## lidar_system_top
module lidar_system_top (
    input  wire clk,
    input  wire rst,
    input  wire rx,      
    output wire tx,      
    output wire [15:0] dbg_max_idx,
    output wire [15:0] dbg_min_idx,
    output wire [15:0] dbg_max_dist,
    output wire [15:0] dbg_min_dist,
    output wire [15:0] dbg_obs_alert,
    output wire [15:0] dbg_max_angle,
    output wire [15:0] dbg_min_angle,
    output wire        dbg_angle_done
);
    wire [7:0] rx_data;
    wire       rx_valid;
    RxD u_rxd (
        .clk(clk),
        .rx(rx),
        .rst(rst),
        .data(rx_data),
        .data_valid(rx_valid)
    );
    wire [15:0] max_idx, min_idx, max_dist, min_dist, obs_alert;
    wire [15:0] max_angle, min_angle;
    wire        angle_done;
    distance_process u_dp (
        .clk(clk),
        .rst(rst),
        .data_in(rx_data),
        .data_valid(rx_valid),
        .max_idx(max_idx),
        .min_idx(min_idx),
        .max_dist(max_dist),
        .min_dist(min_dist),
        .obs_alert(obs_alert),
        .max_angle(max_angle),
        .min_angle(min_angle),
        .angle_done(angle_done)
    );
    reg [7:0] tx_data;               
    reg       tx_send;               
    wire      tx_busy;               
    reg [31:0] tx_packet;            
    TxD u_txd (
        .clk(clk),
        .rst(rst),
        .data(tx_data),
        .send(tx_send),
        .tx(tx),
        .busy(tx_busy)
    );
    localparam TX_IDLE  = 3'd0;  
    localparam TX_PREP  = 3'd1;  
    localparam TX_SEND  = 3'd2;  
    localparam TX_WAIT  = 3'd3;  
    reg [2:0] tx_state;     
    reg [1:0] byte_ptr;     
    reg [15:0] send_word;   
    reg angle_done_d;
    always @(posedge clk) begin
        if (rst) angle_done_d <= 1'b0;
        else     angle_done_d <= angle_done;
    end
    always @(posedge clk) begin
        if (rst) begin                           
            tx_state   <= TX_IDLE;
            tx_send    <= 1'b0;
            tx_data    <= 8'd0;
  ...
export LEC_CHECK = 0
export CAP_MARGIN = 20
export CORE_MARGIN = 2
export CORE_UTILIZATION = 40
export PLACE_DENSITY = 0.6
export SLEW_MARGIN = 20
create_clock -name core_clock -period 9.63 [get_ports {clk}]
run.sh (not shown) runs the stock make flow with config.mk's settings and CLKGATE_MAP_FILE=.
==> next run, changes <==
Settings changed: CORE_UTILIZATION 40 to 68, PLACE_DENSITY 0.6 to 0.36.
Clock period 9.63 ns to 5.06 ns, I/O delays scaled along.
=> Now the flow finished but failed the layout checks on negative setup slack. Clock-buffer cell count drops by 6. Final cell count came out lower by 0.35%. Power goes up by 85%. Routed wire length grows by 3.5%. Critical path depth is higher by 4.
==> next run, changes <==
Settings changed: CORE_UTILIZATION 68 to 72, PLACE_DENSITY 0.36 to 0.66.
Clock period 5.06 ns to 7.88 ns, I/O delays scaled along.
What happened:
- The new run ran to the end with violations: negative setup slack
- final area drops by 3.1%
- routed wire length went up by 1.4%
- clock-buffer cell count increases by 8
- synthesized area is unchanged
==> next run, changes <==
Settings changed: ABC_AREA from default to 1, CTS_CLUSTER_DIAMETER from default to 252, PLACE_DENSITY 0.66 to 0.41, SETUP_SLACK_MARGIN from default to 1.67.
Clock period 7.88 ns to 6.58 ns, I/O delays scaled along.
Effect:
- The new run reached the layout checks and failed them: negative setup slack
- routed wire length goes up by 23%
- clock-buffer cell count shrinks by 2
- global-route usage rose by 9.4 points
- synthesized cell count rises by 16%
- via count goes up by 18%
- synthesized area is higher by 0.65%
- first-iteration DRC count rose by 65%
- power climbs by 26%
- design area rises by 3.3%
- clock power rises by 32%
- clock skew grows by 0.026 ns
==> next run, changes <==
Settings changed: SETUP_SLACK_MARGIN 1.67 to -0.37.
Clock period 6.58 ns to 6.47 ns, I/O delays scaled along.
Result:
- With this change the flow aborted during 5_1_grt
- synthesized cell count is unchanged
- die area stays the same
- area after synthesis is unchanged


== north ==
Starting RTL as in the previous note.
==> flow/config.mk <==
export PLATFORM = sky130hd
export DESIGN_NAME = lidar_system_top
export DESIGN_NICKNAME = lidar_system_top
export VERILOG_FILES = /design/flow/design.v
export SDC_FILE = /design/flow/constraint.sdc
export NUM_CORES = 4
export LEC_CHECK = 0
export ABC_AREA = 0
export CAP_MARGIN = 40
export CELL_PAD_IN_SITES_GLOBAL_PLACEMENT = 3
export CORE_ASPECT_RATIO = 0.57
export CORE_MARGIN = 2
export CORE_UTILIZATION = 31
export CTS_CLUSTER_DIAMETER = 167
export GPL_ROUTABILITY_DRIVEN = 0
export GPL_TIMING_DRIVEN = 1
export MAX_ROUTING_LAYER = met4
export PLACE_DENSITY_LB_ADDON = 0.13
export SETUP_SLACK_MARGIN = 0.91
export SLEW_MARGIN = 20
export TNS_END_PERCENT = 90
==> flow/constraint.sdc <==
create_clock -name core_clock -period 9.37 [get_ports {clk}]
set_input_delay 1.8740 -clock core_clock [delete_from_list [all_inputs] [get_ports {clk}]]
set_output_delay 1.8740 -clock core_clock [all_outputs]
set_load 0.01 [all_outputs]
Input changes introduced in south (baseline for comparison: north):
Settings: CORE_UTILIZATION: 31 -> 72; SETUP_SLACK_MARGIN: 0.91 -> unset; HOLD_SLACK_MARGIN: unset -> -0.1; MAX_ROUTING_LAYER: met4 -> unset; PLACE_DENSITY_LB_ADDON: 0.13 -> 0.1; CELL_PAD_IN_SITES_GLOBAL_PLACEMENT: 3 -> unset; CTS_CLUSTER_DIAMETER: 167 -> unset; CORE_ASPECT_RATIO: 0.57 -> 0.69; TNS_END_PERCENT: 90 -> 5; ABC_AREA: 0 -> unset; the clock period (ns, I/O delays scaled along): 9.37 -> 6.78.
--- outcome ---
- Layout checks on south: not met. Flow itself completed; violations: negative setup slack.
- As far as remaining antenna violation count goes, south and north are indistinguishable; the numbers are identical.
- north has higher worst setup timing slack at the placement stage than south.
- Diff north -> south | count of fill cells added during filler insertion | decrease of about 80%
- A launching element of the worst setup path of u_dp.u_angle.k_r[1] is what south shows, while u_dp.u_angle.k_r[0] belongs to north.
- Wire length after detailed routing in south vs north: down about 5.5%
- In terms of post-route standard cell area excluding fillers, north and south differ only marginally.
> inputs changed (south -> east)
Settings: GPL_TIMING_DRIVEN no longer set, was 1; PLACE_DENSITY_LB_ADDON no longer set, was 0.1; GPL_ROUTABILITY_DRIVEN no longer set, was 0; PLACE_DENSITY now 0.6, previously not set; CORE_ASPECT_RATIO no longer set, was 0.69; CAP_MARGIN now 20, was 40; TNS_END_PERCENT no longer set, was 5; HOLD_SLACK_MARGIN no longer set, was -0.1; CORE_UTILIZATION now 40, was 72; the clock period (ns, I/O delays scaled along) now 10.0, was 6.78.
==> results <==
south and east: one clean run, east; the rest did not finish clean.
south completed end to end; final checks failed (negative setup slack).
Compared east vs south, and number of buffers created by CTS is up in east.
Taking east as 1.0, south lands at 0.55 on tap cell instance count.
east: worst setup margin higher than south
From south to east the numbers moved as follows: final-layout worst hold slack -0.0051 ns; die outline area increased 60000 um^2; final worst-path cycle share went down 31 points.
south → east: met1 usage in global routing moved down, total length of routed wires moved down.


lidar_system_top again, from the RTL that the note above started with.
clock: 7.04 ns
lec_check: 0
abc_area: 0
cap_margin: 40
core_aspect_ratio: 0.92
core_margin: 2
core_utilization: 72
cts_cluster_diameter: 236
gpl_routability_driven: 0
gpl_timing_driven: 1
max_routing_layer: met4
place_density_lb_addon: 0.04
setup_slack_margin: 2.0
slew_margin: 20
tns_end_percent: 5
The baseline completed, yet does not pass: negative setup slack.
Next try:
- ABC_AREA: 0 -> unset
- CORE_ASPECT_RATIO: 0.92 -> 0.69
- CTS_CLUSTER_DIAMETER: 236 -> 25
- HOLD_SLACK_MARGIN: unset -> -0.1
- MAX_ROUTING_LAYER: met4 -> unset
- PLACE_DENSITY: unset -> 0.64
- PLACE_DENSITY_LB_ADDON: 0.04 -> unset
- SETUP_SLACK_MARGIN: 2.0 -> 1.29
- clock period: 7.04 -> 6.45 ns (I/O delays scaled with it)
Outcome: The changed run produced a layout that fails on negative setup slack; critical path depth rose by 4; setup slack loses 530 ps; utilization rose by 1.2 points; combinational power climbs by 16%; global-route usage is lower by 1.1 points; wire length increases by 1.7%; total power rose by about 18%; final area grows by 1.1%; count of clock-buffer cells in the layout came out higher by 6; via count barely changes; synthesized cell count is unchanged.
Next try:
- CAP_MARGIN: 40 -> 20
- CORE_ASPECT_RATIO: 0.69 -> unset
- CTS_CLUSTER_DIAMETER: 25 -> unset
- GPL_ROUTABILITY_DRIVEN: 0 -> unset
- GPL_TIMING_DRIVEN: 1 -> unset
- HOLD_SLACK_MARGIN: -0.1 -> unset
- PLACE_DENSITY: 0.64 -> 0.36
- SETUP_SLACK_MARGIN: 1.29 -> unset
- TNS_END_PERCENT: 5 -> unset
- clock period: 6.45 -> 10.5 ns (I/O delays scaled with it)
What happened:
- Now the flow ran to the end with no violations
- setup slack gains 2500 ps
- via count goes down by 10%
- synthesized cell count is unchanged
- design area goes down by about 11%
- critical path depth is lower by 10
- hold slack gains 7.5 ps
Next try:
- CORE_UTILIZATION: 72 -> 68
- CTS_CLUSTER_SIZE: unset -> 99
- TNS_END_PERCENT: unset -> 15
- clock period: 10.5 -> 3.52 ns (I/O delays scaled with it)
Now the flow completed, yet does not pass: negative setup slack; register-to-register slack loses 5200 ps; wire length grows by roughly a tenth; first-iteration DRC count shrinks by a little under a tenth.
Next try:
- ABC_AREA: unset -> 1
- CORE_UTILIZATION: 68 -> 72
- CTS_CLUSTER_SIZE: 99 -> unset
- PLACE_DENSITY: 0.36 -> unset
- PLACE_DENSITY_LB_ADDON: unset -> 0.25
- SETUP_SLACK_MARGIN: unset -> 1.91
- TNS_END_PERCENT: 15 -> unset
- clock period: 3.52 -> 7.69 ns (I/O delays scaled with it)
The new run finished but fails on negative setup slack.
Via count goes up by 13%.
Final area falls by 3.0%.
Total power drops by 53%.
Sequential power decreases by 54%.
Final cell count goes up by 6.2%.
Hold slack degrades by 63 ps.
Fmax climbs by 1.0%.
Global-route usage climbs by 8.5 points.
Next try:
- ABC_AREA: 1 -> unset
- CORE_UTILIZATION: 72 -> 57
- PLACE_DENSITY: unset -> 0.6
- PLACE_DENSITY_LB_ADDON: 0.25 -> unset
- SETUP_SLACK_MARGIN: 1.91 -> unset
- clock period: 7.69 -> 6.01 ns (I/O delays scaled with it)
Outcome:
- The new run finished but fails on negative setup slack
- wire length drops by about 16%
- setup slack degrades by 1900 ps
- die size climbs by 25%
- design area climbs by 4.1%
- clock power climbs by 27%


lidar_system_top again, from the RTL that the note above started with.
make LEC_CHECK=0 CAP_MARGIN=40 CORE_ASPECT_RATIO=0.69 CORE_MARGIN=2 CORE_UTILIZATION=72 GPL_ROUTABILITY_DRIVEN=0 GPL_TIMING_DRIVEN=1 HOLD_SLACK_MARGIN=-0.1 PLACE_DENSITY=0.64 SLEW_MARGIN=20 TNS_END_PERCENT=5 finish   # period 6.45 ns
The first run finished but failed the layout checks on negative setup slack.
Change:
CORE_UTILIZATION = 46   (was 72)
CTS_CLUSTER_DIAMETER = 129   (was unset)
HOLD_SLACK_MARGIN = unset   (was -0.1)
PLACE_DENSITY = unset   (was 0.64)
PLACE_DENSITY_LB_ADDON = 0.1   (was unset)
SETUP_SLACK_MARGIN = 0.91   (was unset)
SLEW_MARGIN = 35   (was 20)
clock period = 9.37 ns   (was 6.45 ns; I/O delays follow)
Effect: The changed run produced a clean layout. Final cell count grows by about 0.55%. Global-route usage shrinks by 16 points. Wire length grows by 2.4%. Clock-buffer cell count grows by 13. Clock skew grows by 0.013 ns. Setup slack improves by 2.8 ns.
Change:
CORE_ASPECT_RATIO = 0.5   (was 0.69)
CORE_UTILIZATION = 72   (was 46)
CTS_CLUSTER_DIAMETER = unset   (was 129)
CTS_CLUSTER_SIZE = 90   (was unset)
MAX_ROUTING_LAYER = met4   (was unset)
PLACE_DENSITY_LB_ADDON = 0.06   (was 0.1)
SETUP_SLACK_MARGIN = 1.76   (was 0.91)
SLEW_MARGIN = 20   (was 35)
clock period = 6.96 ns   (was 9.37 ns; I/O delays follow)
Effect: With this change the flow completed and failed the layout checks on negative setup slack. Total power came out higher by 34%. Synthesized area does not change. Wire length rises by 4.8%. Final cell count is about the same. Die size went down by 36%. Worst setup slack is worse by 2.6 ns. Fmax drops by 2.5%. Global-route usage goes up by 19 points. Critical path depth goes up by 7. Register-to-register slack gets worse by 2.6 ns. Non-clock buffer count climbs by 530.
Change:
ABC_AREA = 1   (was unset)
CAP_MARGIN = 20   (was 40)
CORE_ASPECT_RATIO = unset   (was 0.5)
CTS_CLUSTER_DIAMETER = 252   (was unset)
CTS_CLUSTER_SIZE = unset   (was 90)
GPL_ROUTABILITY_DRIVEN = unset   (was 0)
GPL_TIMING_DRIVEN = unset   (was 1)
MAX_ROUTING_LAYER = unset   (was met4)
PLACE_DENSITY = 0.41   (was unset)
PLACE_DENSITY_LB_ADDON = unset   (was 0.06)
SETUP_SLACK_MARGIN = unset   (was 1.76)
TNS_END_PERCENT = unset   (was 5)
clock period = 6.58 ns   (was 6.96 ns; I/O delays follow)
=> The new run reached the layout checks and failed them: negative setup slack. Global-route usage is higher by 3.8 points. Total power is higher by 6.4%. Final area is about the same. Synthesized area is higher by 0.65%. Worst hold slack gets worse by 0.0071 ns. Maximum frequency is higher by 16%. Die size is higher by 0.47%. Setup slack gets better by 0.81 ns. Final cell count is higher by 13%. Clock-buffer cell count is lower by 5. Routed wire length is higher by 12%.


lidar_system_top again, from the RTL that the note above started with.
Design lidar_system_top, start of the top module:
module lidar_system_top (
    input  wire clk,
    input  wire rst,
    input  wire rx,      
    output wire tx,      
    output wire [15:0] dbg_max_idx,
    output wire [15:0] dbg_min_idx,
    output wire [15:0] dbg_max_dist,
    output wire [15:0] dbg_min_dist,
    output wire [15:0] dbg_obs_alert,
    output wire [15:0] dbg_max_angle,
    output wire [15:0] dbg_min_angle,
    output wire        dbg_angle_done
);
clock: 6.6 ns
lec_check: 0
abc_area: 1
cap_margin: 20
core_margin: 2
core_utilization: 72
cts_cluster_size: 98
place_density_lb_addon: 0.08
setup_slack_margin: 1.91
slew_margin: 20
The starting point finished but fails on setup timing.
==> next run, changes <==
- CTS_CLUSTER_DIAMETER: not set -> 252
- CTS_CLUSTER_SIZE: 98 -> not set
- SETUP_SLACK_MARGIN: 1.91 -> 1.95
- clock period: 6.6 -> 6.56 ns (I/O delays scaled with it)
The changed run finished but fails on setup timing.
Worst hold slack improves by 0.022 ns.
Power hardly moves.
Cell area fell by 0.33%.
Wire length fell by 3.4%.
Critical path depth is unchanged.


lidar_system_top again, from the RTL that the note above started with.
export LEC_CHECK = 0
export ABC_AREA = 1
export CAP_MARGIN = 10
export CORE_MARGIN = 2
export CORE_UTILIZATION = 72
export PLACE_DENSITY = 0.66
export SLEW_MARGIN = 20
create_clock -name core_clock -period 6.8 [get_ports {clk}]
The starting point finished but fails on setup timing.
Then changed:
- ABC_AREA: 1 -> not set
- CAP_MARGIN: 10 -> 20
- PLACE_DENSITY: 0.66 -> not set
- PLACE_DENSITY_LB_ADDON: not set -> 0.25
- clock period: 6.8 -> 7.86 ns (I/O delays scaled with it)
The changed run produced a layout that fails on setup timing. Via count drops by roughly a tenth. Hold slack gains 0.0081 ns. Area after synthesis drops slightly. Sequential share of layout area climbs by 0.35 points. Maximum frequency drops by a little under a tenth. Non-clock buffer count climbs by 44. Count of clock-buffer cells in the layout drops by 7. Sequential power drops by roughly a tenth. Global-route usage drops by 3.2 points.
Then changed:
- CORE_UTILIZATION: 72 -> 37
- PLACE_DENSITY: not set -> 0.6
- PLACE_DENSITY_LB_ADDON: 0.25 -> not set
- clock period: 7.86 -> 9.63 ns (I/O delays scaled with it)
=> Now the flow ran to the end with no violations. Final cell count rose by a few percent. Utilization decreases by 45 points. Power decreases by about a fifth. Sequential power goes down by about a fifth. Die size rises by well over a third. Sequential share of layout area goes up by 1.2 points. Design area drops by a little under a tenth. Via count drops by about a fifth.
Then changed:
- CORE_UTILIZATION: 37 -> 57
- PLACE_DENSITY: 0.6 -> not set
- clock period: 9.63 -> 5.15 ns (I/O delays scaled with it)
Result:
- The changed run reached the layout checks and failed them: setup timing
- utilization rose by 30 points
- final area went up by 12%
- hold slack hardly moves
- routed wire length is higher by about 3.3%
- clock skew rises by 0.018 ns
- maximum frequency rose by about 10%
- total power goes up by about 100%
- final cell count rose by about 0.7%
- sequential power rose by about 90%
Power figures rest on the tool's default switching activity, not on a simulated workload.
